==> job 3127 <==
==> flow/design.v <==
module AHB_Master_ALU_REG_pipelined (
    input wire        HCLK,        
    input wire        HRESETn,     
    output reg [31:0] HADDR,       
    output reg [2:0] HBURST,         
    output reg [2:0]  HSIZE,       
    output reg [1:0]  HTRANS,      
    output reg [31:0] HWDATA,      
    output reg        HWRITE,      
    input wire [31:0] HRDATA,      
    input wire        HREADY,      
    input wire        HRESP,
    input wire [63:0] cpu_inst
);
    wire [31:0] ReadData1, ReadData2;
    wire [31:0] ALUResult;
    reg RegWrite;
    reg [31:0] WriteData;
    reg type_data ;
    reg ALU_REG;
    reg write_read;
    reg [7:0] burst_length;
    reg [2:0] ReadReg1_ADDR;  
    reg [2:0] ReadReg2_ADDR;   
    reg [2:0] WriteReg_ADDR;   
    reg [2:0] AlU_OP;
    reg [2:0] WriteReg_ADDR2;
    reg [31:0] HWDATA_t;
    reg [31:0] HADDR_delay;
ALU alu(
    .A(ReadData1),
    .B(ReadData2),
    .AlU_OP(AlU_OP),
    .Result(ALUResult)
);
RegisterFile rf(
    .clk(HCLK),
    .rst_n(HRESETn),
    .ReadReg1_ADDR(ReadReg1_ADDR),
    .ReadReg2_ADDR(ReadReg2_ADDR),
    .WriteReg_ADDR(WriteReg_ADDR2),
    .WriteData(WriteData),
    .RegWrite(RegWrite),
    .ReadData1(ReadData1),
    .ReadData2(ReadData2)
);
localparam      IDLE         = 2'b00,
                BUSY     = 2'b01,
                NONSEQ   = 2'b10,
                SEQ      = 2'b11;
reg [9:0] burst_counter;
reg work;
always @(posedge HCLK or negedge HRESETn) begin
    if (!HRESETn)
        HADDR_delay <= 32'b0;
    else
        HADDR_delay <= cpu_inst [63:32];
end
always @(posedge HCLK or negedge HRESETn) begin
    if (!HRESETn)
    begin   
        HTRANS <= IDLE;   
        HADDR <= 32'b0;
        HBURST <= 3'b0;
        HSIZE <= 3'b0;
        HWDATA <= 32'b0;
        HWRITE <= 1'b0;
        RegWrite <= 1'b0;
        WriteData <= 32'b0;
        type_data <= 1'b0;
        ALU_REG <= 1'b0;
        write_read <= 1'b0;
        burst_length <= 8'b0;
        ReadReg1_ADDR <= 3'b0;
        ReadReg2_ADDR <= 3'b0;
        WriteReg_ADDR <= 3'b0;
        AlU_OP <= 3'b0;
        WriteReg_ADDR2 <= 3'b0;
        HWDATA_t <= 32'b0;
        burst_counter <= 10'b0;
        work <= 1'b0;
    end
    else
begin
        RegWrite <= 0;
        case (HTRANS)
            IDLE:begin
                if (type_data == 1)
                begin
                    if(ALU_REG)
                        begin
                            if(write_read)
                            begin
                                WriteData   <= ALUResult;
                                RegWrite    <= 1;
                            end                           
                             else
                            begin
                                HWDATA_t      <= ALUResult;
                                RegWrite    <= 0;
                            end                        end
                        else
                        begin
                            if (HWRITE)
                            begin
                                WriteData   <= HRDATA;
                                RegWrite    <= 1;
                            end
                            else
                            begin
                                HWDATA_t      <= ReadData1;
                                RegWrite    <= 0;
                            end
                        end
                        type_data <= 1;
                end
                type_data <= 1;
                HADDR <= HADDR_delay;
                HSIZE <= cpu_inst[6:4];  
                HWRITE <= cpu_inst[0];   
                HBURST <= cpu_inst[3:1];
                work <= cpu_inst[7];
                write_read <= cpu_inst [31];
                ALU_REG <= cpu_inst [18];
                burst_length <= cpu_inst[15:8];
                ReadReg1_ADDR <= cpu_inst[21:19]; 
                ReadReg2_ADDR <=  cpu_inst[24:22]; 
                WriteReg_ADDR <=  cpu_inst[27:25]; 
                WriteReg_ADDR2 <= WriteReg_ADDR;
                HWDATA <= HWDATA_t;
                AlU_OP <= cpu_inst [30:28];
                if (HREADY && work) begin
                    HTRANS <= NONSEQ;
                    burst_counter <= 0;        
                end
            end 
            BUSY:begin
                work <= cpu_inst[7];
                if (work) begin
                    HTRANS <= IDLE; 
                end
            end
            NONSEQ:begin
                type_data <= 1;
                HADDR <= HADDR_delay;
                HSIZE <= cpu_inst[6:4];  
                HWRITE <= cpu_inst[0];   
                HBURST <= cpu_inst[3:1];
                work <= cpu_inst[7];
                write_read <= cpu_inst [31];
                ALU_REG <= cpu_inst [18];
                burst_length <= cpu_inst[15:8];
                ReadReg1_ADDR <= cpu_inst[21:19]; 
                ReadReg2_ADDR <=  cpu_inst[24:22]; 
                WriteReg_ADDR <=  cpu_inst[27:25]; 
                WriteReg_ADDR2 <= WriteReg_ADDR;
                HWDATA <= HWDATA_t;
                AlU_OP <= cpu_inst [30:28];
                if(ALU_REG)
                        begin
                            if(write_read)
                            begin
                                WriteData   <= ALUResult;
                                RegWrite    <= 1;
                            end
                            else
                            begin
                                HWDATA_t      <= ALUResult;
                                RegWrite    <= 0;
                            end
                        end
                        else
                        begin
                            if (HWRITE)
                            begin
                                WriteData   <= HRDATA;
                                RegWrite    <= 1;
                            end
                            else
                            begin
                                HWDATA_t      <= ReadData1;
                                RegWrite    <= 0;
                            end
                        end
                if (HREADY) begin
                    if (!work)
                    HTRANS <= BUSY;
                    else if (HBURST) begin
                        type_data <= 1;
                        burst_counter <= burst_counter + 1;
                        HTRANS <= SEQ;
                    end else begin
                        type_data <= 1;
                        HTRANS <= IDLE;
                    end
                end
            end  
            SEQ:begin
                HWDATA <= HWDATA_t;
                ReadReg1_ADDR <= ReadReg1_ADDR +1;
                WriteReg_ADDR <=  WriteReg_ADDR;
                WriteReg_ADDR2 <= WriteReg_ADDR;
                RegWrite    <= 0;
                if (HREADY) begin
                    if(ALU_REG)
                        begin
                            if(write_read)
                            begin
                                WriteData   <= ALUResult;
                                RegWrite    <= 1;
                            end
                            else
                            begin
                                HWDATA_t      <= ALUResult;
                                RegWrite    <= 0;
                            end                        end
                        else
                        begin
                            if (HWRITE)
                            begin
                                WriteData   <= HRDATA;
                                RegWrite    <= 1;
                            end
                            else
                            begin
                                HWDATA_t      <= ReadData1;
                                RegWrite    <= 0;
                            end
                        end
                    HADDR <= HADDR + (4 << HSIZE); 
                        burst_counter <= burst_counter + 1;
                    if (!work)
                    HTRANS <= BUSY;
                    else if(HBURST == 3'b001 && burst_counter * HSIZE < 8'b11111111 && burst_counter < burst_length-1)
                    HTRANS <= SEQ;
                        else begin
                        HTRANS <= IDLE;
                    end
                end  
            end
            default:HTRANS <= IDLE;
        endcase
    end
end
endmodule
module ALU(
    input [31:0] A,    
    input [31:0] B,       
    input [2:0] AlU_OP,   
    output reg [31:0] Result 
);
    always @(*) begin
        case (AlU_OP)
            3'b000: Result = A + B;     
            3'b001: Result = A - B;     
            3'b010: Result = A & B;     
            3'b011: Result = A | B;     
            3'b100: Result = A ^ B;     
            3'b101: Result = ~A;        
            3'b110: Result = A << 1;    
            3'b111: Result = A >> 1;    
            default: Result = 8'b0;
        endcase
    end
endmodule
module RegisterFile(
    input clk,
    input rst_n,
    input [2:0] ReadReg1_ADDR,
    input [2:0] ReadReg2_ADDR,
    input [2:0] WriteReg_ADDR,
    input [31:0] WriteData,
    input RegWrite,
    output [31:0] ReadData1,
    output [31:0] ReadData2
);
    reg [31:0] registers [7:0]; 
    assign ReadData1 = registers[ReadReg1_ADDR];
    assign ReadData2 = registers[ReadReg2_ADDR];
    integer i;
    always @(posedge clk or negedge rst_n) begin
        if (!rst_n) begin
            for (i = 0; i < 8; i = i + 1)
                registers[i] <= 32'b0;
        end
        else if (RegWrite) begin
            registers[WriteReg_ADDR] <= WriteData;
        end
    end
endmodule
==> flow/run.sh <==
#!/bin/bash
# the make line also repeats each setting of config.mk as NAME=value (left out here)
make -C /OpenROAD-flow-scripts/flow DESIGN_CONFIG=/design/flow/config.mk WORK_HOME=/design/flow/orfs CLKGATE_MAP_FILE= finish
==> flow/config.mk <==
export PLATFORM = sky130hd
export DESIGN_NAME = AHB_Master_ALU_REG_pipelined
export DESIGN_NICKNAME = AHB_Master_ALU_REG_pipelined
export VERILOG_FILES = /design/flow/design.v
export SDC_FILE = /design/flow/constraint.sdc
export NUM_CORES = 4
export LEC_CHECK = 0
export CAP_MARGIN = 20
export CORE_MARGIN = 2
export CORE_UTILIZATION = 70
export CTS_CLUSTER_DIAMETER = 27
export CTS_CLUSTER_SIZE = 44
export GPL_ROUTABILITY_DRIVEN = 1
export HOLD_SLACK_MARGIN = -0.08
export MAX_ROUTING_LAYER = met4
export PLACE_DENSITY = 0.62
export SLEW_MARGIN = 10
==> flow/constraint.sdc <==
create_clock -name core_clock -period 4.85 [get_ports {HCLK}]
set_input_delay 0.9700 -clock core_clock [delete_from_list [all_inputs] [get_ports {HCLK}]]
set_output_delay 0.9700 -clock core_clock [all_outputs]
set_load 0.01 [all_outputs]
==> job 901: changes against job 3127 <==
- CORE_UTILIZATION: 70 -> 68
- CTS_CLUSTER_DIAMETER: 27 -> unset
- MAX_ROUTING_LAYER: met4 -> unset
==> job 5141: changes against job 3127 <==
- CORE_UTILIZATION: 70 -> 26
- CTS_CLUSTER_DIAMETER: 27 -> unset
- CTS_CLUSTER_SIZE: 44 -> unset
- GPL_ROUTABILITY_DRIVEN: 1 -> unset
- HOLD_SLACK_MARGIN: -0.08 -> unset
- MAX_ROUTING_LAYER: met4 -> unset
- PLACE_DENSITY: 0.62 -> 0.6
- SLEW_MARGIN: 10 -> 20
==> flow/constraint.sdc (replaced) <==
create_clock -name core_clock -period 5.77 [get_ports {HCLK}]
set_input_delay 1.1540 -clock core_clock [delete_from_list [all_inputs] [get_ports {HCLK}]]
set_output_delay 1.1540 -clock core_clock [all_outputs]
set_load 0.01 [all_outputs]
==> qor summary <==
Result of the run: job 3127 stopped before the end; job 901 failed layout checks; job 5141 timing/DRC/antenna clean
Stage where the flow stopped: job 3127 global routing (5_1_grt); job 901 -; job 5141 -
Reasons for failing layout checks: job 3127 -; job 901 negative setup slack; job 5141 -
Uppermost signal routing layer after detailed routing: job 3127 -; job 901 met4; job 5141 met5
Total routed wire length on the met1 layer: job 3127 -; job 901 34310 microns; job 5141 42110 microns
Element type at the critical path end: job 3127 -; job 901 flip-flop; job 5141 flip-flop
Post-layout utilization of the core: job 3127 -; job 901 83.60%; job 5141 31.56%
Clock buffer cells: job 3127 -; job 901 73; job 5141 77
Post-route DRC: job 3127 -; job 901 0; job 5141 0
Cts bufs inserted: job 3127 111; job 901 49; job 5141 54
Worst R2R Path Depth: job 3127 -; job 901 23; job 5141 24
Layout Skew: job 3127 -; job 901 25.44 ps; job 5141 47.31 ps
CTS H-Tree Depth: job 3127 3; job 901 2; job 5141 2
Critical Path RT: job 3127 -; job 901 5350 ps; job 5141 6230 ps
